12-19:
Design processor, start of the top module:
module processor
(
	input wire clk_i,
	input wire rst_i,
	input wire stall_i,
	output wire [31:0] addr_o,
	input wire [31:0] data_i,
	output wire [31:0] data_o,
	output wire [3:0] data_w_o,
	output wire [2:0] data_mode_o,
	input wire [7:0] extio_in,
	output wire [7:0] extio_out
);
Settings: LEC_CHECK=0, CAP_MARGIN=20, CORE_MARGIN=2, CORE_UTILIZATION=61, CTS_CLUSTER_DIAMETER=33, GPL_ROUTABILITY_DRIVEN=1, MAX_ROUTING_LAYER=met5, MIN_ROUTING_LAYER=met1, PLACE_DENSITY=0.62, SETUP_SLACK_MARGIN=1.72, SLEW_MARGIN=20, TNS_END_PERCENT=10; clock period 6.61 ns.
run.sh (not shown) runs the stock make flow with config.mk's settings and CLKGATE_MAP_FILE=.
12-19 did not finish; the tool stopped in global routing with error GRT-0232.
Inputs modified between 12-19 and 04-09:
diff --git a/flow/config.mk b/flow/config.mk
--- a/flow/config.mk
+++ b/flow/config.mk
@@ -8,11 +8,12 @@
 export CAP_MARGIN = 20
 export CORE_MARGIN = 2
-export CORE_UTILIZATION = 61
-export CTS_CLUSTER_DIAMETER = 33
+export CORE_UTILIZATION = 71
+export CTS_CLUSTER_DIAMETER = 67
+export CTS_CLUSTER_SIZE = 35
 export GPL_ROUTABILITY_DRIVEN = 1
 export MAX_ROUTING_LAYER = met5
 export MIN_ROUTING_LAYER = met1
-export PLACE_DENSITY = 0.62
-export SETUP_SLACK_MARGIN = 1.72
+export PLACE_DENSITY_LB_ADDON = 0.29
+export SETUP_SLACK_MARGIN = 3.79
 export SLEW_MARGIN = 20
 export TNS_END_PERCENT = 10
==> flow/constraint.sdc <==
create_clock -name core_clock -period 12.9 [get_ports {clk_i}]
set_input_delay 2.5800 -clock core_clock [delete_from_list [all_inputs] [get_ports {clk_i}]]
set_output_delay 2.5800 -clock core_clock [all_outputs]
set_load 0.01 [all_outputs]
==> comparison <==
Taking 12-19 as the reference, in 04-09 cell count after placement now sits lower; HPWL after detailed placement now sits lower.
Post-placement cell area went down by more than 10% going from 12-19 to 04-09.
For 04-09, the flow was terminated by a tool error in global routing and produced no final design.

========
== alpha ==
processor again, from the RTL that the note above started with.
## processor
module processor
(
	input wire clk_i,
	input wire rst_i,
	input wire stall_i,
	output wire [31:0] addr_o,
	input wire [31:0] data_i,
	output wire [31:0] data_o,
	output wire [3:0] data_w_o,
	output wire [2:0] data_mode_o,
	input wire [7:0] extio_in,
	output wire [7:0] extio_out
);
==> flow/config.mk <==
export PLATFORM = sky130hd
export DESIGN_NAME = processor
export DESIGN_NICKNAME = processor
export VERILOG_FILES = /design/flow/design.v
export SDC_FILE = /design/flow/constraint.sdc
export NUM_CORES = 4
export LEC_CHECK = 0
export CAP_MARGIN = 20
export CORE_MARGIN = 2
export CORE_UTILIZATION = 72
export CTS_CLUSTER_DIAMETER = 67
export CTS_CLUSTER_SIZE = 35
export GPL_ROUTABILITY_DRIVEN = 1
export MAX_ROUTING_LAYER = met5
export MIN_ROUTING_LAYER = met1
export PLACE_DENSITY_LB_ADDON = 0.29
export SETUP_SLACK_MARGIN = -1.23
export SLEW_MARGIN = 20
export TNS_END_PERCENT = 10
==> flow/constraint.sdc <==
create_clock -name core_clock -period 12.8 [get_ports {clk_i}]
set_input_delay 2.5600 -clock core_clock [delete_from_list [all_inputs] [get_ports {clk_i}]]
set_output_delay 2.5600 -clock core_clock [all_outputs]
set_load 0.01 [all_outputs]
alpha did not finish; a tool error ended it in global routing.
Inputs modified between alpha and beta:
- CTS_CLUSTER_DIAMETER no longer set, was 67
- CORE_UTILIZATION now 40, was 72
- MIN_ROUTING_LAYER no longer set, was met1
- CTS_CLUSTER_SIZE no longer set, was 35
- MAX_ROUTING_LAYER no longer set, was met5
- PLACE_DENSITY_LB_ADDON no longer set, was 0.29
- SETUP_SLACK_MARGIN no longer set, was -1.23
- GPL_ROUTABILITY_DRIVEN no longer set, was 1
- TNS_END_PERCENT no longer set, was 10
- the clock period (ns, I/O delays scaled along) now 15.4, was 12.8
--- outcome ---
Compared with alpha, beta shows core box area that has gone up by more than half.
For alpha, the flow was terminated by a tool error in global routing and produced no final design.
No stage failed in beta, and the final checks on the layout all came back clean.
On area of the die, alpha beats beta.
Final weighted congestion in routability-driven placement: beta vs alpha down about 4%
Between alpha and beta, the flow reports number of placed instances, taps included increasing by more than 10%.
Diff alpha..beta | synthesized netlist cell count | unchanged
Re simple-gate area share of the yosys netlist: no difference whatsoever between beta and alpha.
Changes in gamma relative to beta:
- a change of the clock period (ns, I/O delays scaled along) from 15.4 to 11.9
--- outcome ---
- Taking beta as the reference, in gamma share of total power in combinational logic increased by 0.6 points relative to the old numbers, final instance count without filler cells increased by 39 relative to the old numbers, net count of the finished layout increased by about 0.7% relative to the old numbers, synthesized-area fraction occupied by ao, oa, aoi and oai cells closely matched the old numbers.
- Delta (gamma minus beta): cell area has remained practically unchanged, overall global routing resource usage down 1.6 points, global routing met1 resource utilization shows a reduction of 3.1 points.
The inputs of delta differ from those of gamma as listed below.
- CTS_CLUSTER_SIZE now 99, previously not set
- CORE_UTILIZATION now 57, was 40
- the clock period (ns, I/O delays scaled along) now 7.07, was 11.9
Notes after the runs:
Final checks on delta, whose flow otherwise completed, came back failing, citing setup timing.
Against gamma, final hold slack in delta came out better.
Internal power up about 90% in delta wrt gamma
Delta(power of the sequential group, delta - gamma) > 0
Between delta and gamma, it is delta whose core utilization of the finished layout is higher, by 28 points.
Switching share of power: gamma vs delta — no meaningful difference
Summary of delta over gamma: sequential share of layout area moved down; final non-filler cell area moved up.
On delta: count of buffers added by post-CTS timing repair for setup is 83 higher than what gamma gave.
Relative to delta, the following input files were edited for epsilon:
- removing CTS_CLUSTER_SIZE (formerly 99)
- changing CORE_UTILIZATION from 57 to 48
- setting SETUP_SLACK_MARGIN to 1.98 for the first time
- changing the clock period (ns, I/O delays scaled along) from 7.07 to 7.14
--- outcome ---
- delta finished all stages; layout check result: FAIL, due to setup timing.
- From the logs: epsilon reached the end of the flow and failed the layout checks with setup timing.
- As of epsilon, total CTS buffers had risen by a little under 10% compared to delta.
- In the flow results for epsilon and delta, the sequential share of layout area is larger on delta.
- Relative to delta, cell total after placement increased by 3.4% in epsilon.
- Going from delta to epsilon, number of cells traversed by the worst register-to-register path moved down; tap cell count moved up.
- Going from delta to epsilon, the post-CTS setup buffer count was found to have gone down by 31%.
- The area of the die in epsilon sits about 18% above the value recorded for delta.
- epsilon reports a lower number of logic stages on the critical path including buffering than delta does.
- delta → epsilon: part of the power in the clock network increased by 0.5 points relative to the old numbers, total power -2.1%.

========
Setup of job 2279:
Starting RTL as in the previous note.
==> flow/config.mk <==
export PLATFORM = sky130hd
export DESIGN_NAME = processor
export DESIGN_NICKNAME = processor
export VERILOG_FILES = /design/flow/design.v
export SDC_FILE = /design/flow/constraint.sdc
export NUM_CORES = 4
export LEC_CHECK = 0
export CAP_MARGIN = 20
export CELL_PAD_IN_SITES_DETAIL_PLACEMENT = 1
export CELL_PAD_IN_SITES_GLOBAL_PLACEMENT = 3
export CORE_MARGIN = 8
export CORE_UTILIZATION = 17
export CTS_CLUSTER_DIAMETER = 319
export CTS_CLUSTER_SIZE = 18
export GPL_ROUTABILITY_DRIVEN = 1
export GPL_TIMING_DRIVEN = 1
export MAX_ROUTING_LAYER = met5
export MIN_ROUTING_LAYER = met1
export SETUP_SLACK_MARGIN = 4.02
export SLEW_MARGIN = 35
export TNS_END_PERCENT = 20
==> flow/constraint.sdc <==
create_clock -name core_clock -period 13.7 [get_ports {clk_i}]
set_input_delay 2.7400 -clock core_clock [delete_from_list [all_inputs] [get_ports {clk_i}]]
set_output_delay 2.7400 -clock core_clock [all_outputs]
set_load 0.01 [all_outputs]
diff inputs: job 2279 => job 6975
==> flow/config.mk <==
export PLATFORM = sky130hd
export DESIGN_NAME = processor
export DESIGN_NICKNAME = processor
export VERILOG_FILES = /design/flow/design.v
export SDC_FILE = /design/flow/constraint.sdc
export NUM_CORES = 4
export LEC_CHECK = 0
export CAP_MARGIN = 20
export CORE_MARGIN = 2
export CORE_UTILIZATION = 9
export SLEW_MARGIN = 20
==> flow/constraint.sdc <==
create_clock -name core_clock -period 16.1 [get_ports {clk_i}]
set_input_delay 3.2200 -clock core_clock [delete_from_list [all_inputs] [get_ports {clk_i}]]
set_output_delay 3.2200 -clock core_clock [all_outputs]
set_load 0.01 [all_outputs]
## What came out
- Against job 2279, count of plain and timing-repair buffers in job 6975 fell by more than a quarter.
- Going from job 2279 to job 6975, global routing usage on met1 fell by 13 points; count of different cell masters after synthesis stayed essentially flat; global-route wire length before repair fell by 12%; fraction of power consumed by sequential logic fell by 2.3 points.
--- input diff job 6975..job 5829 ---
-- flow/config.mk --
<<< job 6975, line 8
export CAP_MARGIN = 20
export CORE_MARGIN = 2
export CORE_UTILIZATION = 9
export SLEW_MARGIN = 20
>>> job 5829, line 8
export CAP_MARGIN = 20
export CORE_MARGIN = 2
export CORE_UTILIZATION = 44
export SLEW_MARGIN = 20
==> flow/constraint.sdc <==
create_clock -name core_clock -period 8.89 [get_ports {clk_i}]
set_input_delay 1.7780 -clock core_clock [delete_from_list [all_inputs] [get_ports {clk_i}]]
set_output_delay 1.7780 -clock core_clock [all_outputs]
set_load 0.01 [all_outputs]
Results
- Job 5829 finished all stages; layout check result: FAIL, due to negative setup slack.
- [job 5829 vs job 6975] area growth from synthesis to layout: lower in job 5829
- Lower met1 usage in global routing was reported by job 6975, not job 5829.
- | arrival time at the worst endpoint | higher: job 6975 |
- Number of levels in the clock H-tree: job 6975 vs job 5829 — no meaningful difference
Setup changes, job 5829 to job 448
-- flow/config.mk --
<<< job 5829, line 8
export CAP_MARGIN = 20
export CORE_MARGIN = 2
export CORE_UTILIZATION = 44
export SLEW_MARGIN = 20
>>> job 448, line 8
export CAP_MARGIN = 20
export CORE_MARGIN = 2
export CORE_UTILIZATION = 66
export MAX_ROUTING_LAYER = met4
export SLEW_MARGIN = 20
==> flow/constraint.sdc <==
create_clock -name core_clock -period 8.5 [get_ports {clk_i}]
set_input_delay 1.7000 -clock core_clock [delete_from_list [all_inputs] [get_ports {clk_i}]]
set_output_delay 1.7000 -clock core_clock [all_outputs]
set_load 0.01 [all_outputs]
### Flow results
- Job 448 never completed, since it errored out during 5_1_grt.
- Job 448 ends up with a width of the die that is 18% lower than in job 5829.
- Job 448 vs job 5829: total die area down by more than a quarter
Power is estimated from default activity; no workload was simulated.
